<file path="flow/constraint.sdc">
create_clock -name core_clock -period 7.72 [get_ports {I_CLK_PIXEL}]
set_input_delay 1.5440 -clock core_clock [delete_from_list [all_inputs] [get_ports {I_CLK_PIXEL}]]
set_output_delay 1.5440 -clock core_clock [all_outputs]
set_load 0.01 [all_outputs]
</file>
<file path="flow/design.v">
module  hdmi_delay_line
  #(parameter G_WIDTH = 40, G_DEPTH = 11)
   (
    input                i_clk,
    input [G_WIDTH-1:0]  i_d,
    output [G_WIDTH-1:0] o_q
    );
   reg [0:G_DEPTH-1][G_WIDTH-1:0] q_pipe;
   always @(posedge i_clk) begin
      q_pipe   <= { i_d, q_pipe[0 : G_DEPTH-2] };
   end
   assign o_q = q_pipe[G_DEPTH-1];
endmodule
module encoder
(
 input CLK,
 input [7:0] DATA,
 input [1:0] C,
 input VDE,    
 input ADE,    
 input [3:0] AUX,
 output reg [9:0] ENCODED
 );
   wire [8:0]     xored;
   wire [8:0]     xnored;
   wire [3:0]     ones;
   reg [8:0]      data_word;
   reg [8:0]      data_word_inv;
   wire [3:0]     data_word_disparity;
   reg [3:0]      dc_bias;
   assign xored[0] = DATA[0];
   assign xored[1] = DATA[1] ^ xored[0];
   assign xored[2] = DATA[2] ^ xored[1];
   assign xored[3] = DATA[3] ^ xored[2];
   assign xored[4] = DATA[4] ^ xored[3];
   assign xored[5] = DATA[5] ^ xored[4];
   assign xored[6] = DATA[6] ^ xored[5];
   assign xored[7] = DATA[7] ^ xored[6];
   assign xored[8] = 1'b1;
   assign xnored[0] = DATA[0];
   assign xnored[1] = DATA[1] ~^ xnored[0];
   assign xnored[2] = DATA[2] ~^ xnored[1];
   assign xnored[3] = DATA[3] ~^ xnored[2];
   assign xnored[4] = DATA[4] ~^ xnored[3];
   assign xnored[5] = DATA[5] ~^ xnored[4];
   assign xnored[6] = DATA[6] ~^ xnored[5];
   assign xnored[7] = DATA[7] ~^ xnored[6];
   assign xnored[8] = 1'b0;
   assign ones = 4'b0 + DATA[0] + DATA[1] + DATA[2] + DATA[3] + DATA[4] + DATA[5] + DATA[6] + DATA[7];
   always @(ones, DATA[0], xnored, xored) begin
      if (ones > 4 || (ones == 4 && !DATA[0])) begin
         data_word     = xnored;
         data_word_inv = ~xnored;
      end else begin
         data_word     = xored;
         data_word_inv = ~xored;
      end
   end
   assign data_word_disparity = 4'b1100 + data_word[0] + data_word[1] + data_word[2] + data_word[3] + data_word[4] + data_word[5] + data_word[6] + data_word[7];
   always @(posedge CLK) begin
      if (VDE) begin
         if (dc_bias == 0 || data_word_disparity == 0) begin
            if (data_word[8]) begin
               ENCODED <= {2'b01, data_word[7:0]};
               dc_bias <= dc_bias + data_word_disparity;
            end else begin
               ENCODED <= {2'b10, data_word_inv[7:0]};
               dc_bias <= dc_bias - data_word_disparity;
            end
         end else if ((!dc_bias[3] && !data_word_disparity[3]) || (dc_bias[3] && data_word_disparity[3])) begin
            ENCODED <= {1'b1, data_word[8], data_word_inv[7:0]};
            dc_bias <= dc_bias + data_word[8] - data_word_disparity;
         end else begin
            ENCODED <= {1'b0, data_word};
            dc_bias <= dc_bias - data_word_inv[8] + data_word_disparity;
         end
      end else if (ADE) begin
         case (AUX)
           4'b0000 : ENCODED <= 10'b1010011100;
           4'b0001 : ENCODED <= 10'b1001100011;
           4'b0010 : ENCODED <= 10'b1011100100;
           4'b0011 : ENCODED <= 10'b1011100010;
           4'b0100 : ENCODED <= 10'b0101110001;
           4'b0101 : ENCODED <= 10'b0100011110;
           4'b0110 : ENCODED <= 10'b0110001110;
           4'b0111 : ENCODED <= 10'b0100111100;
           4'b1000 : ENCODED <= 10'b1011001100;
           4'b1001 : ENCODED <= 10'b0100111001;
           4'b1010 : ENCODED <= 10'b0110011100;
           4'b1011 : ENCODED <= 10'b1011000110;
           4'b1100 : ENCODED <= 10'b1010001110;
           4'b1101 : ENCODED <= 10'b1001110001;
           4'b1110 : ENCODED <= 10'b0101100011;
           default : ENCODED <= 10'b1011000011;
         endcase
      end else begin
         case (C)
           2'b00   : ENCODED <= 10'b1101010100;
           2'b01   : ENCODED <= 10'b0010101011;
           2'b10   : ENCODED <= 10'b0101010100;
           default : ENCODED <= 10'b1010101011;
         endcase
         dc_bias <= 0;
      end
   end
endmodule
module hdmidataencoder
#(parameter FREQ=27000000, FS=48000, CTS=27000, N=6144)
(
   input          i_pixclk,
   input          i_reset,
   input          i_hSync,
   input          i_vSync,
   input          i_blank,
   input          i_audio_enable,
   input          i_aspect_169,
   input [15:0]   i_audioL,
   input [15:0]   i_audioR,
   output [3:0]   o_d0,
   output [3:0]   o_d1,
   output [3:0]   o_d2,
   output         o_data
);
localparam [16:0] CTS_ = CTS;                      
localparam [16:0] AUDIO_TIMER_ADDITION = FS/1000;  
localparam [16:0] AUDIO_TIMER_LIMIT = FREQ/1000;   
localparam [191:0] channelStatus = (FS == 48000)?192'hc202004004:(FS == 44100)?192'hc200004004:192'hc203004004;
localparam [55:0] audioRegenPacket = {N[7:0], N[15:8], 8'h00, CTS[7:0], CTS[15:8], 16'h0000};
reg [23:0] audioPacketHeader;
reg [55:0] audioSubPacket0, audioSubPacket1, audioSubPacket2, audioSubPacket3;
reg [55:0] audioSample;
reg [7:0] channelStatusIdx;
reg [16:0] audioTimer;
reg [16:0] ctsTimer;
reg [1:0] samplesHead;
reg [3:0] dataChannel0;
reg [3:0] dataChannel1;
reg [3:0] dataChannel2;
reg [23:0] packetHeader;
reg [55:0] subpacket0, subpacket1, subpacket2, subpacket3;
reg [7:0] bchHdr;
reg [7:0] bchCode0, bchCode1, bchCode2, bchCode3;
reg [4:0] dataOffset;
reg tercData;
reg [15:0] audioRAvg;
reg [15:0] audioLAvg;
reg [15:0] counterX;
reg firstHSyncChange;
reg oddLine;
reg prevHSync;
reg prevBlank;
reg allowGeneration;
reg [3:0] dataChannel0_q;
reg [3:0] dataChannel1_q;
reg [3:0] dataChannel2_q;
reg tercData_q;
reg [23:0] pkH;
reg [55:0] pkD0, pkD1, pkD2, pkD3;
reg [8:0] ecc1;
reg [9:0] ecc2;
function [7:0] ECCcode;  
   input [7:0] code;
   input bita;
   input passthroughData;
   begin
      ECCcode = {code[6:0], 1'b0} ^ (((code[7] ^ bita) && passthroughData) ? 8'hC1 : 8'h00);
   end
endfunction
function [8:0] ECCu;
   input [7:0] code;
   input bita;
   input passthroughData;
   begin
      ECCu = {passthroughData?bita:code[7], ECCcode(code, bita, passthroughData)};
   end
endfunction
function [9:0] ECC2u;
   input [7:0] code;
   input bita;
   input bitb;
   input passthroughData;
   begin
      ECC2u = {passthroughData?bita:code[7],
               passthroughData?bitb:(code[6]^(((code[7]^bita) && passthroughData)?1'b1:1'b0)),
               ECCcode(ECCcode(code, bita, passthroughData), bitb, passthroughData)};
   end
endfunction
task SendPacket;
   input firstPacket;
begin
   dataChannel0[0]=i_hSync;
   dataChannel0[1]=i_vSync;
   dataChannel0[3]=(!firstPacket || dataOffset)?1'b1:1'b0;
   ecc1=ECCu(bchHdr, pkH[0], dataOffset<24?1'b1:1'b0);
   dataChannel0[2]=ecc1[8]; bchHdr=ecc1[7:0];
   ecc2=ECC2u(bchCode0, pkD0[0], pkD0[1], dataOffset<28?1'b1:1'b0);
   dataChannel1[0]=ecc2[9]; dataChannel2[0]=ecc2[8]; bchCode0=ecc2[7:0];
   ecc2=ECC2u(bchCode1, pkD1[0], pkD1[1], dataOffset<28?1'b1:1'b0);
   dataChannel1[1]=ecc2[9]; dataChannel2[1]=ecc2[8]; bchCode1=ecc2[7:0];
   ecc2=ECC2u(bchCode2, pkD2[0], pkD2[1], dataOffset<28?1'b1:1'b0);
   dataChannel1[2]=ecc2[9]; dataChannel2[2]=ecc2[8]; bchCode2=ecc2[7:0];
   ecc2=ECC2u(bchCode3, pkD3[0], pkD3[1], dataOffset<28?1'b1:1'b0);
   dataChannel1[3]=ecc2[9]; dataChannel2[3]=ecc2[8]; bchCode3=ecc2[7:0];
   pkH=pkH[23:1];
   pkD0=pkD0[55:2];
   pkD1=pkD1[55:2];
   pkD2=pkD2[55:2];
   pkD3=pkD3[55:2];
   dataOffset=dataOffset+5'b1;
end
endtask
task InfoGen;
begin
   if (ctsTimer >= CTS_) begin
      packetHeader=24'h000001;   
      subpacket0=audioRegenPacket;
      subpacket1=audioRegenPacket;
      subpacket2=audioRegenPacket;
      subpacket3=audioRegenPacket;
      ctsTimer = ctsTimer - CTS_ + 1'b1;
   end else begin
      if (!oddLine) begin
         packetHeader=24'h0D0282;   
         if (i_aspect_169) begin
            subpacket0=56'h000000002A1035;
         end else begin
            subpacket0=56'h00000000191046;
         end
         subpacket1=56'h00000000000000;
      end else begin
         packetHeader=24'h0A0184;   
         subpacket0=56'h00000000001160;
         subpacket1=56'h00000000000000;
      end
      subpacket2=56'h00000000000000;
      subpacket3=56'h00000000000000;
   end
end
endtask
task AproximateAudio;
begin
   audioLAvg = i_audioL;
   audioRAvg = i_audioR;
end
endtask
task AudioGen;
begin
   if (!( allowGeneration && counterX >= 32 && counterX < 64)) begin
      if (audioTimer>=AUDIO_TIMER_LIMIT) begin
         audioTimer=audioTimer-AUDIO_TIMER_LIMIT+AUDIO_TIMER_ADDITION;
         audioPacketHeader=audioPacketHeader|24'h000002|((channelStatusIdx==0?24'h100100:24'h000100)<<samplesHead);
         audioSample=((audioLAvg<<8)|(audioRAvg<<32)
                        |((^audioLAvg)?56'h08000000000000:56'h0)   
                        |((^audioRAvg)?56'h80000000000000:56'h0))  
                        ^(channelStatus[channelStatusIdx]?56'hCC000000000000:56'h0);
         case (samplesHead)
            2'd0: audioSubPacket0=audioSample;
            2'd1: audioSubPacket1=audioSample;
            2'd2: audioSubPacket2=audioSample;
            default: audioSubPacket3=audioSample;
         endcase  
         if (channelStatusIdx<191)
            channelStatusIdx=channelStatusIdx+8'd1;
         else
            channelStatusIdx=0;
         samplesHead=samplesHead+2'd1;
      end else begin
         audioTimer=audioTimer+AUDIO_TIMER_ADDITION;
         AproximateAudio();
      end
   end else begin
      audioTimer=audioTimer+AUDIO_TIMER_ADDITION;
      AproximateAudio();
      samplesHead=0;
   end
end
endtask
task SendPackets;
begin
   if (counterX<32) begin
      tercData=1;
      pkH=packetHeader; pkD0=subpacket0; pkD1=subpacket1; pkD2=subpacket2; pkD3=subpacket3;
      SendPacket(1);
      packetHeader=pkH; subpacket0=pkD0; subpacket1=pkD1; subpacket2=pkD2; subpacket3=pkD3;
   end else if (counterX<64)  begin
      pkH=audioPacketHeader; pkD0=audioSubPacket0; pkD1=audioSubPacket1; pkD2=audioSubPacket2; pkD3=audioSubPacket3;
      SendPacket(0);
      audioPacketHeader=pkH; audioSubPacket0=pkD0; audioSubPacket1=pkD1; audioSubPacket2=pkD2; audioSubPacket3=pkD3;
   end else begin
      tercData=0;
   end
end
endtask
always @(posedge i_pixclk)
if (i_reset) begin
   audioPacketHeader=0;
   audioSubPacket0=0;
   audioSubPacket1=0;
   audioSubPacket2=0;
   audioSubPacket3=0;
   channelStatusIdx=0;
   audioTimer=0;
   samplesHead=0;
   ctsTimer=0;
   dataChannel0_q<=0;
   dataChannel1_q<=0;
   dataChannel2_q<=0;
   tercData_q<=0;
   packetHeader=0;
   subpacket0=0;
   subpacket1=0;
   subpacket2=0;
   subpacket3=0;
   bchHdr=0;
   bchCode0=0;
   bchCode1=0;
   bchCode2=0;
   bchCode3=0;
   dataOffset=0;
   oddLine<=0;
   counterX<=0;
   prevHSync<=0;
   prevBlank<=0;
   firstHSyncChange<=0;
   allowGeneration<=0;
   audioRAvg=0;
   audioLAvg=0;
end else begin
   dataChannel0 = dataChannel0_q;
   dataChannel1 = dataChannel1_q;
   dataChannel2 = dataChannel2_q;
   tercData = tercData_q;
   AudioGen();
   if(allowGeneration) begin
      SendPackets();
   end else begin
      tercData=0;
   end
   ctsTimer = ctsTimer + 1'b1;
   if((prevBlank == 0) && (i_blank == 1))
      firstHSyncChange <= 1;
   if((prevBlank == 1) && (i_blank == 0))
      allowGeneration <= 0;
   if(prevHSync != i_hSync) begin
      if(firstHSyncChange) begin
         InfoGen();
         oddLine <= ! oddLine;
         counterX  <= 0;
         allowGeneration <= i_audio_enable;
      end else begin
         counterX  <= counterX + 1'b1;
      end
      firstHSyncChange <= !firstHSyncChange;
   end else
      counterX  <= counterX + 1'b1;
   prevBlank <= i_blank;
   prevHSync <= i_hSync;
   dataChannel0_q <= dataChannel0;
   dataChannel1_q <= dataChannel1;
   dataChannel2_q <= dataChannel2;
   tercData_q <= tercData;
end
assign o_d0 = dataChannel0_q;
assign o_d1 = dataChannel1_q;
assign o_d2 = dataChannel2_q;
assign o_data = tercData_q;
endmodule
module hdmi
#(parameter FREQ=25200000, FS=48000, CTS=25200, N=6144)
 (
   input        I_CLK_PIXEL,
   input        I_RESET,      
   input [7:0]  I_R,
   input [7:0]  I_G,
   input [7:0]  I_B,
   input        I_BLANK,
   input        I_HSYNC,
   input        I_VSYNC,
   input        I_ASPECT_169,
   input        I_AUDIO_ENABLE,
   input [15:0] I_AUDIO_PCM_L,
   input [15:0] I_AUDIO_PCM_R,
   output [9:0] O_RED,    
   output [9:0] O_GREEN,  
   output [9:0] O_BLUE    
);
   wire [9:0]   red;
   wire [9:0]   green;
   wire [9:0]   blue;
   wire [9:0]   enc0out;
   wire [9:0]   enc1out;
   wire [9:0]   enc2out;
   wire [29:0]  tx_in;
   wire [3:0]   tmds_d;
   wire         data;
   wire [3:0]   dataPacket0;
   wire [3:0]   dataPacket1;
   wire [3:0]   dataPacket2;
   wire [39:0]  delayLineIn;
   wire [39:0]  delayLineOut;
   wire [7:0]   ROut;
   wire [7:0]   GOut;
   wire [7:0]   BOut;
   wire         hSyncOut;
   wire         vSyncOut;
   wire         vdeOut;
   wire         dataOut;
   wire [1:0]   vhSyncOut;
   reg          prevBlank;
   reg          prevData;
   wire [3:0]   dataPacket0Out;
   wire [3:0]   dataPacket1Out;
   wire [3:0]   dataPacket2Out;
   reg          ctl0;
   reg          ctl1;
   reg          ctl2;
   reg          ctl3;
   wire [1:0]   ctl_10;
   wire [1:0]   ctl_32;
   reg [2:0]    state;
   reg [10:0]   clockCounter;
   assign delayLineIn[39:32] = I_R;
   assign delayLineIn[31:24] = I_G;
   assign delayLineIn[23:16] = I_B;
   assign delayLineIn[15] = I_HSYNC;
   assign delayLineIn[14] = I_VSYNC;
   assign delayLineIn[13] = !I_BLANK;
   assign delayLineIn[12] = data;
   assign delayLineIn[11:8] = dataPacket0;
   assign delayLineIn[7:4] = dataPacket1;
   assign delayLineIn[3:0] = dataPacket2;
   assign ROut = delayLineOut[39:32];
   assign GOut = delayLineOut[31:24];
   assign BOut = delayLineOut[23:16];
   assign hSyncOut = delayLineOut[15];
   assign vSyncOut = delayLineOut[14];
   assign vdeOut = delayLineOut[13];
   assign dataOut = delayLineOut[12];
   assign dataPacket0Out = delayLineOut[11:8];
   assign dataPacket1Out = delayLineOut[7:4];
   assign dataPacket2Out = delayLineOut[3:0];
   assign vhSyncOut = {vSyncOut , hSyncOut};
   assign ctl_10 = {ctl1, ctl0};
   assign ctl_32 = {ctl3, ctl2};
   always @(posedge I_CLK_PIXEL) begin
      if (I_RESET) begin
         state <= 3'b000;
         clockCounter <= 0;
         ctl0 <= 1'b0;
         ctl1 <= 1'b0;
         ctl2 <= 1'b0;
         ctl3 <= 1'b0;
      end else if (!prevBlank  && I_BLANK) begin
         state <= 3'b000;
         clockCounter <= 0;
      end else begin
         case (state)
            3'b000:
               if (!prevData && data) begin       
                  state <= 3'b100;
                  ctl0 <= 1'b1;
                  ctl1 <= 1'b0;
                  ctl2 <= 1'b1;
                  ctl3 <= 1'b0;
                  clockCounter <= 0;
               end else if (prevBlank && !I_BLANK) begin  
                  state <= 3'b010;
                  ctl0 <= 1'b1;
                  ctl1 <= 1'b0;
                  ctl2 <= 1'b0;
                  ctl3 <= 1'b0;
                  clockCounter <= 0;
               end
            3'b100:                     
               if (clockCounter == 8) begin
                  state <= 3'b101;
                  ctl0 <= 1'b0;
                  ctl1 <= 1'b0;
                  ctl2 <= 1'b0;
                  ctl3 <= 1'b0;
                  clockCounter <= 0;
               end else begin
                  clockCounter <= clockCounter + 1'b1;
               end
            3'b101:                     
               if (clockCounter == 1) begin
                  state <= 3'b111;
                  clockCounter <= 0;
               end else begin
                  clockCounter <= clockCounter + 1'b1;
               end
            3'b111:
               if (clockCounter == 11) begin                   
                  state <= 3'b110;
                  clockCounter <= 0;
               end else if (prevBlank && !I_BLANK) begin  
                  state <= 3'b010;
                  ctl0 <= 1'b1;
                  ctl1 <= 1'b0;
                  ctl2 <= 1'b0;
                  ctl3 <= 1'b0;
                  clockCounter <= 0;
               end else if (!data) begin                          
                  clockCounter <= clockCounter + 1'b1;
               end
            3'b110:                    
               if (clockCounter == 1) begin
                  state <= 3'b000;
                  clockCounter <= 0;
               end else begin
                  clockCounter <= clockCounter + 1'b1;
               end
            3'b010:                      
               if (clockCounter == 8)  begin
                  state <= 3'b011;
                  ctl0 <= 1'b0;
                  ctl1 <= 1'b0;
                  ctl2 <= 1'b0;
                  ctl3 <= 1'b0;
                  clockCounter <= 0;
               end else begin
                  clockCounter <= clockCounter + 1'b1;
               end
            3'b011:                     
               if (clockCounter == 1)  begin
                  state <= 3'b001;
                  clockCounter <= 0;
               end else begin
                  clockCounter <= clockCounter + 1'b1;
               end
            3'b001:
               if (clockCounter == 11)  begin                  
                  state <= 3'b000;
                  clockCounter <= 0;
               end else if (I_BLANK) begin                          
                  clockCounter <= clockCounter + 1'b1;
               end
         endcase
      end
      prevBlank <= I_RESET ? 1'b0 : I_BLANK;
      prevData <= I_RESET ? 1'b0 : data;
   end
   assign blue =  ((state == 3'b101 || state == 3'b110) && vhSyncOut == 2'b00) ? 10'b1010001110 :
                  ((state == 3'b101 || state == 3'b110) && vhSyncOut == 2'b01) ? 10'b1001110001 :
                  ((state == 3'b101 || state == 3'b110) && vhSyncOut == 2'b10) ? 10'b0101100011 :
                  ((state == 3'b101 || state == 3'b110) && vhSyncOut == 2'b11) ? 10'b1011000011 :
                  (state == 3'b011)                                                          ? 10'b1011001100 : enc0out;
   assign green = (state == 3'b011                                 ) ? 10'b0100110011 :
                  (state == 3'b101 || state == 3'b110) ? 10'b0100110011 : enc1out;
   assign red =   (state == 3'b011                                 ) ? 10'b1011001100 :
                  (state == 3'b101 || state == 3'b110) ? 10'b0100110011 : enc2out;
   hdmi_delay_line delay_line
     (
      .i_clk(I_CLK_PIXEL),
      .i_d(delayLineIn),
      .o_q(delayLineOut)
      );
   hdmidataencoder
     #(
       .FREQ(FREQ),
       .FS(FS),
       .CTS(CTS),
       .N(N)
       )
   dataencoder
     (
      .i_pixclk    (I_CLK_PIXEL),
      .i_reset     (I_RESET),
      .i_aspect_169 (I_ASPECT_169),
      .i_blank     (I_BLANK),
      .i_hSync     (I_HSYNC),
      .i_vSync     (I_VSYNC),
      .i_audio_enable  (I_AUDIO_ENABLE),
      .i_audioL    (I_AUDIO_PCM_L),
      .i_audioR    (I_AUDIO_PCM_R),
      .o_d0        (dataPacket0),
      .o_d1        (dataPacket1),
      .o_d2        (dataPacket2),
      .o_data      (data)
      );
   encoder enc0
     (
      .CLK      (I_CLK_PIXEL),
      .DATA     (BOut),
      .C        (vhSyncOut),
      .VDE      (vdeOut),
      .ADE      (dataOut),
      .AUX      (dataPacket0Out),
      .ENCODED  (enc0out)
     );
   encoder enc1
     (
     .CLK      (I_CLK_PIXEL),
     .DATA     (GOut),
     .C        (ctl_10),
     .VDE      (vdeOut),
     .ADE      (dataOut),
     .AUX      (dataPacket1Out),
     .ENCODED  (enc1out)
      );
   encoder enc2
     (
      .CLK     (I_CLK_PIXEL),
      .DATA    (ROut),
      .C       (ctl_32),
      .VDE     (vdeOut),
      .ADE     (dataOut),
      .AUX     (dataPacket2Out),
      .ENCODED (enc2out)
      );
assign O_RED   = red;
assign O_GREEN = green;
assign O_BLUE  = blue;
endmodule
</file>
<file path="flow/run.sh">
#!/bin/bash
# the make line also repeats each setting of config.mk as NAME=value (left out here)
make -C /OpenROAD-flow-scripts/flow DESIGN_CONFIG=/design/flow/config.mk WORK_HOME=/design/flow/orfs CLKGATE_MAP_FILE= finish
</file>
<file path="flow/config.mk">
export PLATFORM = sky130hd
export DESIGN_NAME = hdmi
export DESIGN_NICKNAME = hdmi
export VERILOG_FILES = /design/flow/design.v
export SDC_FILE = /design/flow/constraint.sdc
export NUM_CORES = 4
export LEC_CHECK = 0
export ABC_AREA = 0
export CAP_MARGIN = 5
export CORE_MARGIN = 2
export CORE_UTILIZATION = 72
export CTS_CLUSTER_SIZE = 27
export HOLD_SLACK_MARGIN = 0.29
export SETUP_SLACK_MARGIN = 1.27
export SLEW_MARGIN = 40
</file>
==> results of run 1 <==
[layer usage]
layer	routed length, microns	vias to the layer above	GRT usage
li1	-	15640	-
met1	40440	15356	0.3862
met2	47790	1062	0.5150
met3	5826	342	0.04732
met4	3896	0	0.1171
met5	0	-	0
[layout make-up]
type                       instances  share of cell area
antenna                            3           0.0001522
clock buffer                     144             0.06352
clock inverter                    64             0.01525
inverter                         126            0.009970
multi-input combinational       3037              0.3732
sequential                      1171              0.4780
tap                              773             0.01961
timing repair buffer             202             0.04029
[stage by stage]
stage / total power, W / utilization / std cells / setup slack, ps
final: 0.02635 / 0.8388 / 5520 / -521.3
after floorplan: 0.01406 / - / 4624 / 199.1
after global routing: 0.02744 / 0.8387 / 5517 / -659.8
after detailed placement: 0.01625 / 0.7545 / 5253 / -178.2
after CTS: 0.02402 / 0.8318 / 5499 / -32.07
after global placement: 0.01571 / 0.7524 / 5246 / 112.6
[timing repair]
item	CTS	global route
gates resized	70	50
buffers inserted	38	15
hold endpoints to repair	0	0
pin swaps	75	41
setup endpoints to repair	39	39
==> flow_metrics.py, run 1 <==
# Auto-generated metrics
metrics = {
    "synth": {
        "synth_chip_area_sq_mm": 0.04259,
        "ys_warn_count": 4,
        "synth_seq_share": 0.5532,
        "top_cells_by_count": "dfxtp_1, nand2_1, nor2_1, a21oi_1, clkbuf_1",
        "edf_count": 12,
        "top_cells_by_area": "dfxtp_1, nand2_1, a21oi_1, nor2_1, ha_1",
        "ys.flop_type": "dfxtp_1",
        "ys_sh_aoi": 0.1401,
        "synthCells": 4624,
        "ys_ff": 1171,
        "logic_family": "simple AND/OR/NAND/NOR gates",
        "top_area_cell": "dfxtp_1",
        "syn_area_sq_mm": 0.04259,
        "yosysTopAreaCellShare": 0.5447,
        "ys_cells": 4624,
        "async_flop_share": 0,
        "ys_types": 79,
        "synthAdderAreaFrac": 0.04906,
        "simple_gate_area_frac": 0.1664,
        "synth.area.mux_share": 0.008548,
        "syn_area_per_cell_sq_um": 9.211,
        "syn_nets": 4830,
        "synth-xor-area-share": 0.04503,
        "synth_dominant_cell_count": "dfxtp_1",
    },
    "route": {
        "drt_wl_total_mm": 97.95,
        "viasPerCell": 5.870,
        "vias": 32400,
        "drt-initial-drc-count": 2573,
        "wire_per_inst_microns": 17.74,
        "ant_nets": 0,
        "first_pass_iters": 6,
        "drc": 0,
    },
    "setup_path": {
        "path_depth": 33,
        "crit_path_start_kind": "register",
        "rrSetupSlack_ps": -520,
        "cp_top_family": "adder cells",
        "r2r_end": "enc2.dc_bias[3]",
        "worst_r2r_path_depth": 33,
        "crit-reg2reg-launch": "delay_line.q_pipe[32]",
        "cp-endpoint": "enc2.dc_bias[3]",
        "cp_slowest_cell": "fa_1",
        "endpoint_kind": "register",
        "worstPathRequired_ps": 8100,
        "worstPathArrival_ps": 8620,
        "critPathKind": "reg -> reg",
        "crit_path_max_fanout": 4,
        "worst-path-buf-inv": 10,
        "slowest_delay_ps": 550,
        "cp-startpoint": "delay_line.q_pipe[32]",
    },
    "clock_tree": {
        "clk_path_buf_depth": 3,
        "clock-sinks": 1171,
        "clk_pin_slew_worst_paths_ps": 70,
        "clk-insertion-delay-late_ps": 670,
        "htree_levels": 3,
        "clock-root-buffer": "clkbuf_16",
        "numCtsBuffers": 109,
        "cts_tree": "done",
        "cts_hold_buf": 0,
    },
    "power_and_ir_drop": {
        "sequentialPowerShare": 0.260,
        "p_seq_w": 0.00684,
        "sw_frac_of_total": 0.3918,
        "powerClk_w": 0.00567,
        "peakVddDrop_uv": 1232,
        "top_power_group": "combinational cells",
        "p_int_w": 0.01603,
        "powerDensity_mw_per_mm2": 534.2,
        "p_leak_nw": 18.96,
        "switchingPower_w": 0.01032,
        "combPwrFrac": 0.525,
        "p_comb_w": 0.0138,
        "pwr-share-clk": 0.215,
    },
    "sta": {
        "tightest_slew_ps": 1022,
        "fin_ws_ps": -521.3,
        "setup_violations": 13,
        "finClkSkew_ps": 21.61,
        "hold_viol": 0,
        "fmax_mhz": 121.3,
        "fin_tns_setup_ps": -2491,
        "fin_hold_ws_ps": 309.0,
        "slew_viol_final": 0,
        "rsz0062_at_grt": "yes",
        "fin_crit_sh": 1.068,
        "slew_headroom": 0.3166,
        "layout_min_cycle_time_ps": 8241,
    },
    "die": {
        "dieWidth_microns": 247.2,
        "rows": 89,
        "ioPinCount": 93,
        "coreArea_sq_mm": 0.05880,
        "fp_util": 0.7244,
        "die_area_sq_mm": 0.06112,
        "die_h_microns": 247.2,
    },
    "grt": {
        "overflow": 0,
        "grt_pass1_wl_mm": 152.2,
        "grt_usage": 0.3020,
        "grt_max_degree": 205,
        "grt_pass1_vias": 30604,
        "antenna_found_initial": 1,
    },
    "layout": {
        "nets": 4853,
        "logic_area_sq_mm": 0.01841,
        "fin_area_sq_mm": 0.04932,
        "area_delta_synth_final_pct": 15.80,
        "flop_area_sq_mm": 0.02357,
        "fillers": 3338,
    },
    "worst_hold_path": {
        "hp-start": "delay_line.q_pipe[378]",
        "holdPathEnd": "delay_line.q_pipe[338]",
        "worstHoldPathCells": 0,
        "hp-class": "reg -> reg",
    },
    "outcome": {
        "violations": "setup timing",
        "outcome": "failed layout checks",
    },
    "placed_design": {
        "io_buffers": 92,
        "dp_hpwl_mm": 51.26,
        "gp_congestion": 0.9067,
        "placed_area_sq_mm": 0.04436,
    },
    "run": {
        "cap_violations": 0,
        "warning_count": 93,
    },
}
==> run 2: changes to the inputs <==
Settings changed: CAP_MARGIN 5 to 0, CELL_PAD_IN_SITES_GLOBAL_PLACEMENT from default to 2, CORE_MARGIN 2 to 5, CORE_UTILIZATION 72 to 25, CTS_CLUSTER_DIAMETER from default to 53, CTS_CLUSTER_SIZE 27 to 51, HOLD_SLACK_MARGIN 0.29 to default, MIN_ROUTING_LAYER from default to met1, PLACE_DENSITY_LB_ADDON from default to 0.29, SETUP_SLACK_MARGIN 1.27 to default, SLEW_MARGIN 40 to 10, TNS_END_PERCENT from default to 80.
Clock period 7.72 ns to 12.4 ns, I/O delays scaled along.
==> flow_metrics.py, run 2 <==
# Auto-generated metrics
metrics = {
    "setup_path": {
        "critPathKind": "reg -> reg",
        "crit_path_start_kind": "register",
        "crit-reg2reg-launch": "delay_line.q_pipe[32]",
        "slowest_delay_ps": 720,
        "cp_top_family": "adder cells",
        "rrSetupSlack_ps": 3400,
        "cp-endpoint": "enc2.ENCODED[5]",
        "worstPathArrival_ps": 9620,
        "worstPathRequired_ps": 13020,
        "path_depth": 29,
        "r2r_end": "enc2.ENCODED[5]",
        "worst_r2r_path_depth": 29,
        "cpMostUsedCell": "fa_1",
        "cp-startpoint": "delay_line.q_pipe[32]",
        "crit_path_max_fanout": 9,
        "worst-path-buf-inv": 6,
        "endpoint_kind": "register",
        "cp_slowest_cell": "xnor2_1",
    },
    "synth": {
        "top_cells_by_count": "dfxtp_1, nand2_1, nor2_1, a21oi_1, clkbuf_1",
        "ys_ff": 1171,
        "top_cells_by_area": "dfxtp_1, nand2_1, a21oi_1, nor2_1, ha_1",
        "synth-xor-area-share": 0.04503,
        "synth_chip_area_sq_mm": 0.04259,
        "ys.flop_type": "dfxtp_1",
        "ys_types": 79,
        "async_flop_share": 0,
        "simple_gate_area_frac": 0.1664,
        "syn_area_sq_mm": 0.04259,
        "ys_sh_aoi": 0.1401,
        "synthAdderAreaFrac": 0.04906,
        "synthCells": 4624,
        "ys_warn_count": 4,
        "synth_dominant_cell_count": "dfxtp_1",
        "edf_count": 12,
        "top_area_cell": "dfxtp_1",
        "logic_family": "simple AND/OR/NAND/NOR gates",
        "yosysTopAreaCellShare": 0.5447,
        "ys_cells": 4624,
        "syn_nets": 4830,
        "syn_area_per_cell_sq_um": 9.211,
        "synth.area.mux_share": 0.008548,
        "synth_seq_share": 0.5532,
    },
    "sta": {
        "slew_viol_final": 0,
        "fin_crit_sh": 0.7259,
        "fin_hold_ws_ps": 293.4,
        "setup_violations": 0,
        "layout_min_cycle_time_ps": 9001,
        "slew_headroom": 0.1748,
        "fin_tns_setup_ps": 0,
        "fmax_mhz": 111.1,
        "hold_viol": 0,
        "rsz0062_at_grt": "no",
        "finClkSkew_ps": 41.24,
        "tightest_slew_ps": 1229,
    },
    "power_and_ir_drop": {
        "p_comb_w": 0.00497,
        "p_leak_nw": 18.83,
        "combPwrFrac": 0.366,
        "pwr-share-clk": 0.320,
        "peakVddDrop_uv": 214.0,
        "switchingPower_w": 0.004942,
        "p_seq_w": 0.00426,
        "powerClk_w": 0.00434,
        "sequentialPowerShare": 0.314,
        "p_int_w": 0.008637,
        "sw_frac_of_total": 0.3639,
        "top_power_group": "combinational cells",
        "powerDensity_mw_per_mm2": 268.3,
    },
    "grt": {
        "grt_usage": 0.1126,
        "overflow": 0,
        "antenna_found_initial": 4,
        "grt_pass1_vias": 29767,
        "grt_max_degree": 206,
        "grt_pass1_wl_mm": 166.7,
    },
    "route": {
        "drt-initial-drc-count": 1617,
        "drc": 0,
        "wire_per_inst_microns": 14.75,
        "drt_wl_total_mm": 102.3,
        "first_pass_iters": 5,
        "ant_nets": 0,
        "vias": 30333,
        "viasPerCell": 4.375,
    },
    "die": {
        "dieWidth_microns": 422.8,
        "ioPinCount": 93,
        "die_area_sq_mm": 0.1787,
        "fp_util": 0.2513,
        "rows": 151,
        "coreArea_sq_mm": 0.1695,
        "die_h_microns": 422.8,
    },
    "clock_tree": {
        "postCtsSetupBuffers": 0,
        "htree_levels": 4,
        "clock-sinks": 1171,
        "cts-resized-gates": 0,
        "cts_hold_buf": 0,
        "cts_tree": "done",
        "numCtsBuffers": 139,
        "clock-root-buffer": "clkbuf_16",
        "clk_path_buf_depth": 3,
        "clk-insertion-delay-late_ps": 780,
        "clk_pin_slew_worst_paths_ps": 90,
    },
    "worst_hold_path": {
        "hp-start": "delay_line.q_pipe[403]",
        "worstHoldPathCells": 0,
        "holdPathEnd": "delay_line.q_pipe[363]",
        "hp-class": "reg -> reg",
    },
    "layout": {
        "area_delta_synth_final_pct": 18.85,
        "final_cells": 6933,
        "fillers": 17772,
        "nets": 4806,
    },
    "outcome": {
        "outcome": "no timing/DRC/antenna violations",
    },
    "run": {
        "cap_violations": 0,
        "warning_count": 88,
    },
    "placed_design": {
        "gp_congestion": 0.7399,
        "dp_cells": 6677,
        "dp_hpwl_mm": 60.12,
        "io_buffers": 92,
    },
}
[run 2: stage by stage]
stage	total power [W]	worst slack (ps)	util	instance area, sq um
3_3_place_gp	0.009341	3477	0.2686	45520
2_1_floorplan	0.008176	4224	-	42590
6_report	0.01358	3399	0.2987	50620
4_1_cts	0.01386	3364	0.2987	50620
5_1_grt	0.01471	2864	0.2987	50620
3_5_place_dp	0.009383	3395	0.2686	45520
[run 2: per-layer routing]
layer  track usage  vias up  share of wire
met5             0        -              0
met1        0.1547    14251           0.50
met2        0.1790      332           0.45
met3       0.02237      164          0.034
met4       0.03346        0          0.021
li1              -    15586              -
[run 2: layout make-up]
class	count	area [sq um]	area share
Timing Repair Buffer	125	1199	0.02368
Clock inverter	94	1383	0.02731
Antenna cell	2	5.005	0.00009887
Inverter	126	473.0	0.009343
Multi-Input combinational cell	3037	17510	0.3460
Sequential cell	1171	23560	0.4655
Clock buffer	160	3710	0.07329
Tap cell	2218	2775	0.05482
==> run 3: changes to the inputs <==
Settings changed: CAP_MARGIN 0 to 5, CELL_PAD_IN_SITES_GLOBAL_PLACEMENT 2 to default, CORE_MARGIN 5 to 2, CORE_UTILIZATION 25 to 72, CTS_CLUSTER_DIAMETER 53 to default, CTS_CLUSTER_SIZE 51 to 27, HOLD_SLACK_MARGIN from default to 0.29, MIN_ROUTING_LAYER met1 to default, PLACE_DENSITY_LB_ADDON 0.29 to default, SETUP_SLACK_MARGIN from default to -0.48, SLEW_MARGIN 10 to 40, TNS_END_PERCENT 80 to default.
Clock period 12.4 ns to 5.0 ns, I/O delays scaled along.
==> flow_metrics.py, run 3 <==
# Auto-generated metrics
metrics = {
    "setup_path": {
        "slowest_delay_ps": 620,
        "path_depth": 31,
        "crit_path_start_kind": "register",
        "critPathKind": "reg -> reg",
        "worst_r2r_path_depth": 31,
        "worst-path-buf-inv": 5,
        "cp_slowest_cell": "fa_2",
        "cp-startpoint": "delay_line.q_pipe[32]",
        "r2r_end": "enc2.dc_bias[3]",
        "worstPathRequired_ps": 5420,
        "rrSetupSlack_ps": -3280,
        "worstPathArrival_ps": 8700,
        "cp-endpoint": "enc2.dc_bias[3]",
        "crit_path_max_fanout": 4,
        "cpMostUsedCell": "fa_1",
        "endpoint_kind": "register",
        "cp_top_family": "adder cells",
        "crit-reg2reg-launch": "delay_line.q_pipe[32]",
    },
    "power_and_ir_drop": {
        "top_power_group": "combinational cells",
        "p_leak_nw": 19.48,
        "powerDensity_mw_per_mm2": 853.1,
        "sw_frac_of_total": 0.3929,
        "p_seq_w": 0.0106,
        "sequentialPowerShare": 0.248,
        "peakVddDrop_uv": 2120,
        "combPwrFrac": 0.552,
        "powerClk_w": 0.00856,
        "p_int_w": 0.02594,
        "switchingPower_w": 0.01679,
        "p_comb_w": 0.0236,
        "power_w": 0.04273,
        "pwr-share-clk": 0.200,
    },
    "synth": {
        "synth_chip_area_sq_mm": 0.04259,
        "ys.flop_type": "dfxtp_1",
        "synth_dominant_cell_count": "dfxtp_1",
        "syn_nets": 4830,
        "synth-xor-area-share": 0.04503,
        "ys_cells": 4624,
        "top_area_cell": "dfxtp_1",
        "top_cells_by_area": "dfxtp_1, nand2_1, a21oi_1, nor2_1, ha_1",
        "ys_sh_aoi": 0.1401,
        "ys_ff": 1171,
        "syn_area_sq_mm": 0.04259,
        "synthAdderAreaFrac": 0.04906,
        "synth_seq_share": 0.5532,
        "top_cells_by_count": "dfxtp_1, nand2_1, nor2_1, a21oi_1, clkbuf_1",
        "ys_warn_count": 4,
        "async_flop_share": 0,
        "synth.area.mux_share": 0.008548,
        "synthCells": 4624,
        "logic_family": "simple AND/OR/NAND/NOR gates",
        "edf_count": 12,
        "yosysTopAreaCellShare": 0.5447,
        "simple_gate_area_frac": 0.1664,
        "syn_area_per_cell_sq_um": 9.211,
        "ys_types": 79,
    },
    "clock_tree": {
        "cts_tree": "done",
        "clk_pin_slew_worst_paths_ps": 70,
        "htree_levels": 3,
        "clk_path_buf_depth": 3,
        "clock-sinks": 1171,
        "cts_hold_buf": 0,
        "clock-root-buffer": "clkbuf_16",
        "numCtsBuffers": 106,
        "clk-insertion-delay-late_ps": 690,
    },
    "layout": {
        "fillers": 3236,
        "area_delta_synth_final_pct": 17.58,
        "flop_area_sq_mm": 0.02357,
        "final_cells": 5615,
        "nets": 4957,
        "logic_area_sq_mm": 0.01848,
    },
    "sta": {
        "layout_min_cycle_time_ps": 8278,
        "fin_tns_setup_ps": -102130,
        "slew_headroom": 0.3344,
        "finClkSkew_ps": 28.68,
        "tightest_slew_ps": 989.3,
        "fin_crit_sh": 1.656,
        "fin_ws_ps": -3278,
        "fmax_mhz": 120.8,
        "rsz0062_at_grt": "yes",
        "slew_viol_final": 0,
        "hold_viol": 0,
        "setup_violations": 39,
    },
    "run": {
        "cap_violations": 0,
        "warning_count": 87,
    },
    "route": {
        "vias": 33598,
        "drt_wl_total_mm": 107.2,
        "ant_nets": 0,
        "viasPerCell": 5.984,
        "first_pass_iters": 6,
        "n_antenna_cell": 0,
        "drc": 0,
        "drt-initial-drc-count": 3047,
        "wire_per_inst_microns": 19.08,
    },
    "placed_design": {
        "dp_cells": 5381,
        "gp_congestion": 0.8971,
        "dp_hpwl_mm": 55.26,
        "io_buffers": 92,
    },
    "die": {
        "dieWidth_microns": 247.2,
        "coreArea_sq_mm": 0.05880,
        "die_h_microns": 247.2,
        "die_area_sq_mm": 0.06112,
        "ioPinCount": 93,
        "fp_util": 0.7244,
        "rows": 89,
    },
    "grt": {
        "grt_pass1_vias": 32026,
        "grt_max_degree": 178,
        "grt_usage": 0.3238,
        "grt_pass1_wl_mm": 161.3,
        "antenna_found_initial": 3,
        "overflow": 0,
    },
    "worst_hold_path": {
        "holdPathEnd": "delay_line.q_pipe[392]",
        "hp-start": "delay_line.q_pipe[432]",
        "hp-class": "reg -> reg",
        "worstHoldPathCells": 0,
    },
    "outcome": {
        "outcome": "failed layout checks",
        "violations": "setup timing",
    },
}
[run 3: final cells by class]
cell class,instances,area share
flip-flops and latches,1171,0.4706
repair buffers,309,0.05669
clock inverters,55,0.01382
inverters,126,0.009768
multi-input cells,3037,0.3689
clock buffers,144,0.06086
well taps,773,0.01931
[run 3: per-layer routing]
metal  global-route usage  wire, microns
met1               0.3987          42570
met2               0.5530          52180
met3              0.05600           7588
met4               0.1525           4787
met5                    0             28
[run 3: repair_timing]
item / in CTS / in global routing
gates resized: 80 / 82
buffers inserted: 19 / 25
cloned: 0 / 0
hold endpoints to repair: 0 / 0
pin swaps: 81 / 65
setup endpoints to repair: 39 / 39
[run 3: per-stage QoR]
stage                 util  worst slack (ps)  hold slack (ps)  cell area, sq um
finish              0.8518             -3278            311.7             50080
global route        0.8518             -3322            307.3             50080
CTS                 0.8431             -2912            315.1             49570
detailed placement  0.7715             -2731            312.1             45360
global placement    0.7712             -2475            309.5             45340
floorplan                -             -2521            308.9             43050
==> run 4: changes to the inputs <==
Settings changed: ABC_AREA 0 to 1, CELL_PAD_IN_SITES_DETAIL_PLACEMENT from default to 0, CTS_CLUSTER_DIAMETER from default to 214, CTS_CLUSTER_SIZE 27 to 16, GPL_TIMING_DRIVEN from default to 1, HOLD_SLACK_MARGIN 0.29 to default, MAX_ROUTING_LAYER from default to met5, MIN_ROUTING_LAYER from default to met1, PLACE_DENSITY_LB_ADDON from default to 0.01, SETUP_SLACK_MARGIN -0.48 to -0.22, SLEW_MARGIN 40 to 30.
Clock period 5.0 ns to 5.01 ns, I/O delays scaled along.
==> flow_metrics.py, run 4 <==
# Auto-generated metrics
metrics = {
    "grt": {
        "grt_max_degree": 234,
        "grt_usage": 0.2865,
        "antenna_found_initial": 0,
        "grt_pass1_vias": 30849,
        "grt_pass1_wl_mm": 146.4,
        "overflow": 0,
    },
    "sta": {
        "fin_crit_sh": 1.459,
        "tightest_slew_ps": 1005,
        "fmax_mhz": 136.8,
        "layout_min_cycle_time_ps": 7308,
        "rsz0062_at_grt": "yes",
        "fin_ws_ps": -2298,
        "setup_violations": 39,
        "hold_viol": 0,
        "slew_headroom": 0.3297,
        "fin_hold_ws_ps": 309.9,
        "slew_viol_final": 0,
        "finClkSkew_ps": 18.91,
    },
    "clock_tree": {
        "cts_tree": "done",
        "clock-root-buffer": "clkbuf_16",
        "numCtsBuffers": 83,
        "htree_levels": 3,
        "clk_pin_slew_worst_paths_ps": 80,
        "clock-sinks": 1171,
        "clk_path_buf_depth": 3,
        "cts_hold_buf": 0,
        "clk-insertion-delay-late_ps": 630,
    },
    "route": {
        "wire_per_inst_microns": 15.41,
        "vias": 32848,
        "ant_nets": 0,
        "first_pass_iters": 5,
        "drt-initial-drc-count": 2495,
        "drt_wl_total_mm": 90.43,
        "viasPerCell": 5.596,
        "drc": 0,
        "n_antenna_cell": 0,
    },
    "worst_hold_path": {
        "hp-class": "reg -> reg",
        "worstHoldPathCells": 0,
        "holdPathEnd": "delay_line.q_pipe[63]",
        "hp-start": "delay_line.q_pipe[103]",
    },
    "synth": {
        "syn_area_per_cell_sq_um": 8.714,
        "ys_cells": 4919,
        "synth-xor-area-share": 0.02350,
        "synthAdderAreaFrac": 0.04805,
        "synth.area.mux_share": 0.001401,
        "logic_family": "AND-OR/OR-AND gates",
        "ys_warn_count": 4,
        "ys_ff": 1171,
        "ys_sh_aoi": 0.1677,
        "synth_chip_area_sq_mm": 0.04286,
        "top_cells_by_count": "dfxtp_1, nand2_1, inv_1, o21ai_0, nor2_1",
        "simple_gate_area_frac": 0.1307,
        "synthCells": 4919,
        "synth_dominant_cell_count": "dfxtp_1",
        "top_cells_by_area": "dfxtp_1, nand2_1, o21ai_0, inv_1, a21oi_1",
        "ys.flop_type": "dfxtp_1",
        "async_flop_share": 0,
        "yosysTopAreaCellShare": 0.5413,
        "top_area_cell": "dfxtp_1",
        "syn_area_sq_mm": 0.04286,
        "edf_count": 12,
        "ys_types": 62,
        "synth_seq_share": 0.5497,
        "syn_nets": 5125,
    },
    "setup_path": {
        "crit_path_start_kind": "register",
        "cp-startpoint": "delay_line.q_pipe[32]",
        "crit_path_max_fanout": 3,
        "cp_slowest_cell": "fa_2",
        "endpoint_kind": "register",
        "r2r_end": "enc2.dc_bias[3]",
        "cp_top_family": "adder cells",
        "slowest_delay_ps": 580,
        "critPathKind": "reg -> reg",
        "cpMostUsedCell": "fa_1",
        "rrSetupSlack_ps": -2300,
        "worst_r2r_path_depth": 32,
        "crit-reg2reg-launch": "delay_line.q_pipe[32]",
        "worstPathArrival_ps": 7780,
        "cp-endpoint": "enc2.dc_bias[3]",
        "worstPathRequired_ps": 5490,
        "worst-path-buf-inv": 6,
        "path_depth": 32,
    },
    "layout": {
        "area_delta_synth_final_pct": 13.59,
        "fillers": 3709,
        "nets": 5290,
        "logic_area_sq_mm": 0.01664,
        "flop_area_sq_mm": 0.02357,
    },
    "placed_design": {
        "dpl_worst_slack_ps": -2158,
        "io_buffers": 92,
        "dp_hpwl_mm": 55.70,
        "gp_congestion": 0.8875,
    },
    "power_and_ir_drop": {
        "top_power_group": "combinational cells",
        "powerClk_w": 0.00608,
        "combPwrFrac": 0.499,
        "pwr-share-clk": 0.187,
        "p_leak_nw": 19.89,
        "p_seq_w": 0.0102,
        "p_int_w": 0.02085,
        "sw_frac_of_total": 0.3585,
        "power_w": 0.03249,
        "powerDensity_mw_per_mm2": 667.4,
        "peakVddDrop_uv": 1734,
        "switchingPower_w": 0.01165,
        "sequentialPowerShare": 0.314,
        "p_comb_w": 0.0162,
    },
    "outcome": {
        "violations": "setup timing",
        "outcome": "failed layout checks",
    },
    "die": {
        "fp_util": 0.7276,
        "ioPinCount": 93,
        "die_h_microns": 248.0,
        "dieWidth_microns": 248.0,
        "coreArea_sq_mm": 0.05891,
        "rows": 89,
        "die_area_sq_mm": 0.06150,
    },
    "run": {
        "cap_violations": 0,
        "warning_count": 87,
    },
}
## run 4: cell type report
| class | instances | area share |
|---|---|---|
| Timing Repair Buffer | 322 | 0.05808 |
| Clock buffer | 93 | 0.04474 |
| Sequential cell | 1171 | 0.4842 |
| Timing Repair inverter | 1 | 0.0001542 |
| Inverter | 634 | 0.04970 |
| Multi-Input combinational cell | 2871 | 0.3418 |
| Clock inverter | 5 | 0.001516 |
| Tap cell | 773 | 0.01986 |
## run 4: repair_timing
item / 4_1_cts / 5_1_grt
setup buffers: 21 / 11
cloned: 1 / 0
endpoints found under the setup margin: 39 / 39
resized: 62 / 55
pin swaps: 54 / 35
## run 4: per-layer routing
| layer | global-route usage | up-vias | part of all wire |
|---|---|---|---|
| met5 | 0 | - | 0 |
| met4 | 0.1014 | 0 | 0.029 |
| li1 | - | 16423 | - |
| met3 | 0.03482 | 218 | 0.048 |
| met2 | 0.4949 | 851 | 0.49 |
| met1 | 0.3709 | 15356 | 0.43 |
## run 4: metrics by stage
step	utilization	TNS, ps	instances	cell area, sq um
global route	0.8266	-78410	5870	48690
floorplan	-	-58370	4919	43310
detailed placement	0.7766	-69440	5741	45750
finish	0.8266	-70340	5870	48690
global placement	0.7765	-63090	5741	45740
CTS	0.8214	-68730	5860	48390
==> run 5: changes to the inputs <==
Settings changed: ABC_AREA 1 to 0, CAP_MARGIN 5 to 30, CELL_PAD_IN_SITES_DETAIL_PLACEMENT 0 to 2, CORE_UTILIZATION 72 to 25, CTS_CLUSTER_DIAMETER 214 to 187, CTS_CLUSTER_SIZE 16 to default, GPL_TIMING_DRIVEN 1 to default, HOLD_SLACK_MARGIN from default to 0.01, MAX_ROUTING_LAYER met5 to met4, MIN_ROUTING_LAYER met1 to met2, PLACE_DENSITY_LB_ADDON 0.01 to default, SETUP_SLACK_MARGIN -0.22 to 0.76, SLEW_MARGIN 30 to 0.
Clock period 5.01 ns to 10.0 ns, I/O delays scaled along.
==> flow_metrics.py, run 5 <==
# Auto-generated metrics
metrics = {
    "sta": {
        "fmax_mhz": 112.4,
        "fin_crit_sh": 0.8894,
        "fin_tns_setup_ps": 0,
        "setup_violations": 0,
        "tightest_slew_ps": 1122,
        "fin_hold_ws_ps": 304.0,
        "finClkSkew_ps": 82.06,
        "slew_viol_final": 0,
        "layout_min_cycle_time_ps": 8894,
        "slew_headroom": 0.2461,
        "hold_viol": 0,
        "rsz0062_at_grt": "no",
    },
    "power_and_ir_drop": {
        "p_leak_nw": 18.53,
        "top_power_group": "combinational cells",
        "sequentialPowerShare": 0.312,
        "sw_frac_of_total": 0.3854,
        "peakVddDrop_uv": 280.4,
        "powerClk_w": 0.00486,
        "p_comb_w": 0.00694,
        "p_int_w": 0.01054,
        "p_seq_w": 0.00535,
        "combPwrFrac": 0.405,
        "powerDensity_mw_per_mm2": 343.4,
        "switchingPower_w": 0.006607,
        "pwr-share-clk": 0.283,
    },
    "clock_tree": {
        "cts_tree": "done",
        "clk-insertion-delay-late_ps": 790,
        "cts_hold_buf": 0,
        "htree_levels": 3,
        "numCtsBuffers": 121,
        "clk_pin_slew_worst_paths_ps": 70,
        "clk_path_buf_depth": 3,
        "clock-sinks": 1171,
        "clock-root-buffer": "clkbuf_16",
    },
    "setup_path": {
        "cpMostUsedCell": "fa_1",
        "rrSetupSlack_ps": 1110,
        "cp-startpoint": "delay_line.q_pipe[16]",
        "crit_path_start_kind": "register",
        "cp-endpoint": "enc0.ENCODED[0]",
        "slowest_delay_ps": 740,
        "r2r_end": "enc0.ENCODED[0]",
        "worst-path-buf-inv": 7,
        "path_depth": 29,
        "endpoint_kind": "register",
        "worst_r2r_path_depth": 29,
        "critPathKind": "reg -> reg",
        "worstPathArrival_ps": 9550,
        "crit-reg2reg-launch": "delay_line.q_pipe[16]",
        "crit_path_max_fanout": 14,
        "cp_slowest_cell": "a21oi_1",
        "worstPathRequired_ps": 10660,
        "cp_top_family": "adder cells",
    },
    "outcome": {
        "outcome": "no timing/DRC/antenna violations",
    },
    "synth": {
        "yosysTopAreaCellShare": 0.5447,
        "ys_ff": 1171,
        "logic_family": "simple AND/OR/NAND/NOR gates",
        "synthCells": 4624,
        "synth.area.mux_share": 0.008548,
        "synth_chip_area_sq_mm": 0.04259,
        "simple_gate_area_frac": 0.1664,
        "top_cells_by_count": "dfxtp_1, nand2_1, nor2_1, a21oi_1, clkbuf_1",
        "syn_nets": 4830,
        "ys_sh_aoi": 0.1401,
        "synth-xor-area-share": 0.04503,
        "ys_types": 79,
        "synthAdderAreaFrac": 0.04906,
        "top_area_cell": "dfxtp_1",
        "synth_seq_share": 0.5532,
        "syn_area_sq_mm": 0.04259,
        "edf_count": 12,
        "async_flop_share": 0,
        "ys_cells": 4624,
        "top_cells_by_area": "dfxtp_1, nand2_1, a21oi_1, nor2_1, ha_1",
        "ys.flop_type": "dfxtp_1",
        "syn_area_per_cell_sq_um": 9.211,
        "ys_warn_count": 4,
        "synth_dominant_cell_count": "dfxtp_1",
    },
    "route": {
        "drc": 0,
        "vias": 46938,
        "ant_nets": 0,
        "viasPerCell": 6.781,
        "drt-initial-drc-count": 9155,
        "drt_wl_total_mm": 143.5,
        "wire_per_inst_microns": 20.73,
        "first_pass_iters": 10,
    },
    "layout": {
        "nets": 4800,
        "area_delta_synth_final_pct": 17.21,
    },
    "grt": {
        "overflow": 0,
        "grt_pass1_vias": 54174,
        "grt_pass1_wl_mm": 220.8,
        "grt_max_degree": 221,
        "grt_usage": 0.2510,
        "antenna_found_initial": 0,
    },
    "die": {
        "rows": 151,
        "die_area_sq_mm": 0.1737,
        "fp_util": 0.2516,
        "ioPinCount": 93,
        "die_h_microns": 416.8,
        "coreArea_sq_mm": 0.1693,
        "dieWidth_microns": 416.8,
    },
    "placed_design": {
        "io_buffers": 92,
        "dp_hpwl_mm": 80.18,
        "gp_congestion": 0.8107,
    },
    "run": {
        "warning_count": 89,
        "cap_violations": 0,
    },
    "worst_hold_path": {
        "holdPathEnd": "delay_line.q_pipe[51]",
        "worstHoldPathCells": 0,
        "hp-class": "reg -> reg",
        "hp-start": "delay_line.q_pipe[91]",
    },
}
run 5: routing by layer:
metal | up-vias | part of all wire | GRT usage
met5 | - | 0 | -
met3 | 1782 | 0.36 | 0.2753
li1 | 15410 | - | -
met1 | 15495 | 0 | -
met2 | 14251 | 0.54 | 0.3171
met4 | 0 | 0.10 | 0.06669
run 5: final cells by class:
class,instances,area (sq um)
multi-input combinational,3037,17560
tap,2218,2775
sequential,1171,23560
clock buffer,177,3520
clock inverter,54,679.4
antenna,2,5.005
inverter,126,480.5
fill,18702,119400
timing repair buffer,137,1343
run 5: what timing repair did:
item / CTS / global route
hold endpoints to repair: 0 / 0
setup buffers: 0 / 5
resized: 0 / 13
endpoints found under the setup margin: 0 / 30
run 5: through the flow:
| step | area [sq um] | util | std cells | power [W] | setup slack, ps |
|---|---|---|---|---|---|
| floorplan | 42590 | - | 4624 | 0.01014 | 1824 |
| global placement | 45530 | 0.2690 | 6677 | 0.01144 | 1119 |
| detailed placement | 45540 | 0.2690 | 6679 | 0.01201 | 901.1 |
| CTS | 49740 | 0.2939 | 6910 | 0.01697 | 836.4 |
| global route | 49920 | 0.2949 | 6920 | 0.01824 | 706.6 |
| finish | 49920 | 0.2949 | 6922 | 0.01714 | 1106 |
==> run 6: changes to the inputs <==
Settings changed: ABC_AREA 0 to 1, CAP_MARGIN 30 to 10, CELL_PAD_IN_SITES_DETAIL_PLACEMENT 2 to default, CORE_UTILIZATION 25 to 70, CTS_CLUSTER_DIAMETER 187 to default, CTS_CLUSTER_SIZE from default to 35, HOLD_SLACK_MARGIN 0.01 to default, MAX_ROUTING_LAYER met4 to default, MIN_ROUTING_LAYER met2 to default, SETUP_SLACK_MARGIN 0.76 to -0.24, SLEW_MARGIN 0 to 20.
Clock period 10.0 ns to 5.0 ns, I/O delays scaled along.
==> flow_metrics.py, run 6 <==
# Auto-generated metrics
metrics = {
    "synth": {
        "synth_chip_area_sq_mm": 0.04286,
        "top_cells_by_area": "dfxtp_1, nand2_1, o21ai_0, inv_1, a21oi_1",
        "logic_family": "AND-OR/OR-AND gates",
        "ys_cells": 4919,
        "top_cells_by_count": "dfxtp_1, nand2_1, inv_1, o21ai_0, nor2_1",
        "edf_count": 12,
        "synthCells": 4919,
        "ys_warn_count": 4,
        "ys_types": 62,
        "synth_seq_share": 0.5497,
        "syn_area_sq_mm": 0.04286,
        "simple_gate_area_frac": 0.1307,
        "synth.area.mux_share": 0.001401,
        "ys_ff": 1171,
        "synth-xor-area-share": 0.02350,
        "yosysTopAreaCellShare": 0.5413,
        "synthAdderAreaFrac": 0.04805,
        "ys.flop_type": "dfxtp_1",
        "syn_nets": 5125,
        "ys_sh_aoi": 0.1677,
        "synth_dominant_cell_count": "dfxtp_1",
        "top_area_cell": "dfxtp_1",
        "async_flop_share": 0,
        "syn_area_per_cell_sq_um": 8.714,
    },
    "setup_path": {
        "cp_top_family": "adder cells",
        "rrSetupSlack_ps": -2210,
        "crit-reg2reg-launch": "delay_line.q_pipe[16]",
        "r2r_end": "enc0.dc_bias[3]",
        "path_depth": 33,
        "worstPathArrival_ps": 7630,
        "cp-endpoint": "enc0.dc_bias[3]",
        "cpMostUsedCell": "fa_1",
        "slowest_delay_ps": 600,
        "crit_path_start_kind": "register",
        "cp_slowest_cell": "fa_1",
        "crit_path_max_fanout": 2,
        "endpoint_kind": "register",
        "cp-startpoint": "delay_line.q_pipe[16]",
        "worst-path-buf-inv": 7,
        "worstPathRequired_ps": 5410,
        "critPathKind": "reg -> reg",
        "worst_r2r_path_depth": 33,
    },
    "power_and_ir_drop": {
        "pwr-share-clk": 0.237,
        "p_int_w": 0.02263,
        "p_leak_nw": 20.65,
        "switchingPower_w": 0.01199,
        "p_seq_w": 0.0102,
        "top_power_group": "combinational cells",
        "peakVddDrop_uv": 862.3,
        "powerDensity_mw_per_mm2": 689.9,
        "sequentialPowerShare": 0.296,
        "sw_frac_of_total": 0.3462,
        "combPwrFrac": 0.467,
        "powerClk_w": 0.00821,
        "power_w": 0.03462,
        "p_comb_w": 0.0162,
    },
    "grt": {
        "antenna_found_initial": 0,
        "grt_pass1_wl_mm": 150.9,
        "grt_max_degree": 234,
        "overflow": 0,
        "grt_pass1_vias": 31591,
        "grt_usage": 0.2848,
    },
    "run": {
        "warning_count": 87,
        "cap_violations": 0,
    },
    "placed_design": {
        "dp_cells": 5751,
        "dp_hpwl_mm": 54.72,
        "gp_congestion": 0.8914,
        "dpl_worst_slack_ps": -2168,
        "io_buffers": 92,
    },
    "route": {
        "viasPerCell": 5.506,
        "drt_wl_total_mm": 91.82,
        "wire_per_inst_microns": 15.33,
        "drt-initial-drc-count": 2615,
        "first_pass_iters": 6,
        "vias": 32989,
        "n_antenna_cell": 0,
        "drc": 0,
        "ant_nets": 0,
    },
    "clock_tree": {
        "cts_tree": "done",
        "htree_levels": 3,
        "clk_path_buf_depth": 3,
        "numCtsBuffers": 106,
        "clk_pin_slew_worst_paths_ps": 60,
        "clock-sinks": 1171,
        "clock-root-buffer": "clkbuf_16",
        "clk-insertion-delay-late_ps": 670,
    },
    "worst_hold_path": {
        "worstHoldPathCells": 0,
        "holdPathEnd": "delay_line.q_pipe[51]",
        "hp-start": "delay_line.q_pipe[91]",
        "hp-class": "reg -> reg",
    },
    "layout": {
        "area_delta_synth_final_pct": 17.05,
        "final_util": 0.8297,
        "nets": 5323,
        "final_cells": 5991,
    },
    "die": {
        "ioPinCount": 93,
        "rows": 90,
        "fp_util": 0.7088,
        "dieWidth_microns": 251.5,
        "coreArea_sq_mm": 0.06047,
        "die_h_microns": 251.5,
        "die_area_sq_mm": 0.06323,
    },
    "sta": {
        "fmax_mhz": 138.7,
        "layout_min_cycle_time_ps": 7212,
        "hold_viol": 0,
        "fin_tns_setup_ps": -71380,
        "rsz0062_at_grt": "yes",
        "fin_crit_sh": 1.442,
        "setup_violations": 39,
        "finClkSkew_ps": 24.36,
        "slew_viol_final": 0,
        "tightest_slew_ps": 1059,
        "slew_headroom": 0.2932,
        "fin_ws_ps": -2212,
    },
    "outcome": {
        "violations": "setup timing",
        "outcome": "failed layout checks",
    },
}
## run 6: area by class of cell
cell class              count  area (sq um)
clock buffers             163          3222
clock inverters            37         401.6
fillers                  3651         10300
inverters                 634          2415
multi-input cells        2871         16610
flip-flops and latches   1171         23570
well taps                 782         978.4
repair buffers            332          2962
repair inverters            1         6.256
## run 6: per-layer routing
metal,vias up,track usage,part of all wire
li1,16558,-,-
met1,15352,0.3653,0.43
met2,848,0.4947,0.50
met3,231,0.04199,0.043
met4,0,0.09541,0.031
met5,-,0,0
## run 6: repair_timing
action                     in CTS  in global routing
setup endpoints to repair      39                 39
cloned                          1                  0
resized                        60                 51
hold endpoints to repair        0                  0
pin swaps                      65                 45
hold buffers                    0                  0
buffers inserted               27                 18
## run 6: through the flow
step	hold slack [ps]	cell area [sq um]
detailed placement	312.1	45850
floorplan	308.9	43310
CTS	314.1	49880
global placement	309.6	45850
finish	307.8	50170
global route	318.0	50170
==> run 7: changes to the inputs <==
Settings changed: ABC_AREA 1 to default, CORE_UTILIZATION 70 to 72, CTS_CLUSTER_DIAMETER from default to 53, HOLD_SLACK_MARGIN from default to -0.09, MAX_ROUTING_LAYER from default to met4, PLACE_DENSITY from default to 0.64, SETUP_SLACK_MARGIN -0.24 to 1.77.
Clock period 5.0 ns to 6.75 ns, I/O delays scaled along.
==> flow_metrics.py, run 7 <==
# Auto-generated metrics
metrics = {
    "placed_design": {
        "io_buffers": 92,
        "dp_cells": 5334,
        "dp_hpwl_mm": 51.98,
        "dpl_worst_slack_ps": -984.7,
        "gp_congestion": 0.9068,
    },
    "power_and_ir_drop": {
        "p_int_w": 0.01762,
        "p_comb_w": 0.0155,
        "powerClk_w": 0.00538,
        "power_w": 0.02872,
        "sw_frac_of_total": 0.3866,
        "top_power_group": "combinational cells",
        "pwr-share-clk": 0.187,
        "p_seq_w": 0.00781,
        "combPwrFrac": 0.541,
        "p_leak_nw": 18.70,
        "sequentialPowerShare": 0.272,
        "switchingPower_w": 0.01110,
        "peakVddDrop_uv": 1449,
        "powerDensity_mw_per_mm2": 589.9,
    },
    "die": {
        "ioPinCount": 93,
        "die_h_microns": 247.2,
        "die_area_sq_mm": 0.06112,
        "coreArea_sq_mm": 0.05880,
        "rows": 89,
        "fp_util": 0.7244,
        "dieWidth_microns": 247.2,
    },
    "clock_tree": {
        "cts_tree": "done",
        "numCtsBuffers": 77,
        "htree_levels": 3,
        "clk-insertion-delay-late_ps": 660,
        "clk_path_buf_depth": 3,
        "clock-root-buffer": "clkbuf_16",
        "clock-sinks": 1171,
        "clk_pin_slew_worst_paths_ps": 110,
    },
    "sta": {
        "rsz0062_at_grt": "yes",
        "tightest_slew_ps": 1054,
        "layout_min_cycle_time_ps": 8240,
        "setup_violations": 39,
        "hold_viol": 0,
        "fin_crit_sh": 1.221,
        "finClkSkew_ps": 42.81,
        "slew_headroom": 0.2972,
        "fmax_mhz": 121.4,
        "slew_viol_final": 0,
        "fin_ws_ps": -1490,
    },
    "route": {
        "viasPerCell": 5.774,
        "n_antenna_cell": 0,
        "vias": 31805,
        "ant_nets": 0,
        "wire_per_inst_microns": 16.71,
        "first_pass_iters": 8,
        "drt_wl_total_mm": 92.01,
        "drc": 0,
        "drt-initial-drc-count": 2635,
    },
    "layout": {
        "final_cells": 5508,
        "nets": 4882,
        "area_delta_synth_final_pct": 14.32,
        "fillers": 3554,
        "final_util": 0.8281,
        "logic_area_sq_mm": 0.01828,
        "flop_area_sq_mm": 0.02357,
    },
    "setup_path": {
        "worst-path-buf-inv": 5,
        "crit_path_max_fanout": 3,
        "cp-startpoint": "delay_line.q_pipe[32]",
        "path_depth": 31,
        "cp_top_family": "adder cells",
        "critPathKind": "reg -> reg",
        "worstPathRequired_ps": 7080,
        "crit-reg2reg-launch": "delay_line.q_pipe[32]",
        "worstPathArrival_ps": 8570,
        "slowest_delay_ps": 640,
        "r2r_end": "enc2.dc_bias[3]",
        "cp_slowest_cell": "fa_2",
        "endpoint_kind": "register",
        "worst_r2r_path_depth": 31,
        "rrSetupSlack_ps": -1490,
        "cpMostUsedCell": "fa_1",
        "crit_path_start_kind": "register",
        "cp-endpoint": "enc2.dc_bias[3]",
    },
    "grt": {
        "antenna_found_initial": 0,
        "met2_usage": 0.5073,
        "grt_max_degree": 221,
        "overflow": 0,
        "grt_pass1_vias": 29788,
        "grt_usage": 0.3009,
        "grt.busiest_layer": "met2",
        "grt_pass1_wl_mm": 147.6,
        "use_met3": 0.03799,
        "grt_util_met1": 0.3792,
    },
    "worst_hold_path": {
        "worstHoldPathCells": 0,
        "hp-class": "reg -> reg",
        "holdPathEnd": "delay_line.q_pipe[86]",
        "hp-start": "delay_line.q_pipe[126]",
    },
    "outcome": {
        "outcome": "failed layout checks",
        "violations": "setup timing",
    },
    "synth": {
        "logic_family": "simple AND/OR/NAND/NOR gates",
        "synth_dominant_cell_count": "dfxtp_1",
        "top_area_cell": "dfxtp_1",
        "async_flop_share": 0,
        "syn_area_per_cell_sq_um": 9.211,
        "synthCells": 4624,
        "edf_count": 12,
        "ys_cells": 4624,
        "synth_chip_area_sq_mm": 0.04259,
        "ys.flop_type": "dfxtp_1",
        "ys_ff": 1171,
        "synth_seq_share": 0.5532,
        "yosysTopAreaCellShare": 0.5447,
        "synthAdderAreaFrac": 0.04906,
        "ys_sh_aoi": 0.1401,
        "top_cells_by_area": "dfxtp_1, nand2_1, a21oi_1, nor2_1, ha_1",
        "ys_types": 79,
        "ys_warn_count": 4,
        "synth.area.mux_share": 0.008548,
        "top_cells_by_count": "dfxtp_1, nand2_1, nor2_1, a21oi_1, clkbuf_1",
        "syn_area_sq_mm": 0.04259,
        "syn_nets": 4830,
        "synth-xor-area-share": 0.04503,
        "simple_gate_area_frac": 0.1664,
    },
    "run": {
        "cap_violations": 0,
        "warning_count": 88,
    },
}
## run 7: stage by stage
step                hold WS (ps)  setup TNS, ps  cell area, sq um
floorplan                  308.9         -10130             43050
finish                     303.7         -25540             48690
global placement           309.5         -13920             44870
CTS                        302.3         -18110             48400
global route               307.7         -34540             48690
detailed placement         311.8         -21610             44870
## run 7: layout make-up
class                      instances  area share
clock buffer                      81     0.04073
inverter                         126     0.01010
multi-input combinational       3037      0.3755
clock inverter                    57     0.02094
tap                              773     0.01986
sequential                      1171      0.4841
timing repair buffer             263     0.04875
## run 7: timing repair
item,CTS,global route
setup endpoints to repair,39,39
gates resized,91,36
setup buffers,22,13
hold buffers,0,0
pin swaps,72,53
## run 7: metal layers
| layer | routed length, microns | part of all wire |
|---|---|---|
| met1 | 39450 | 0.43 |
| met2 | 45490 | 0.49 |
| met3 | 4267 | 0.046 |
| met4 | 2800 | 0.030 |
| met5 | 0 | 0 |
Power and IR drop assume default switching activity.
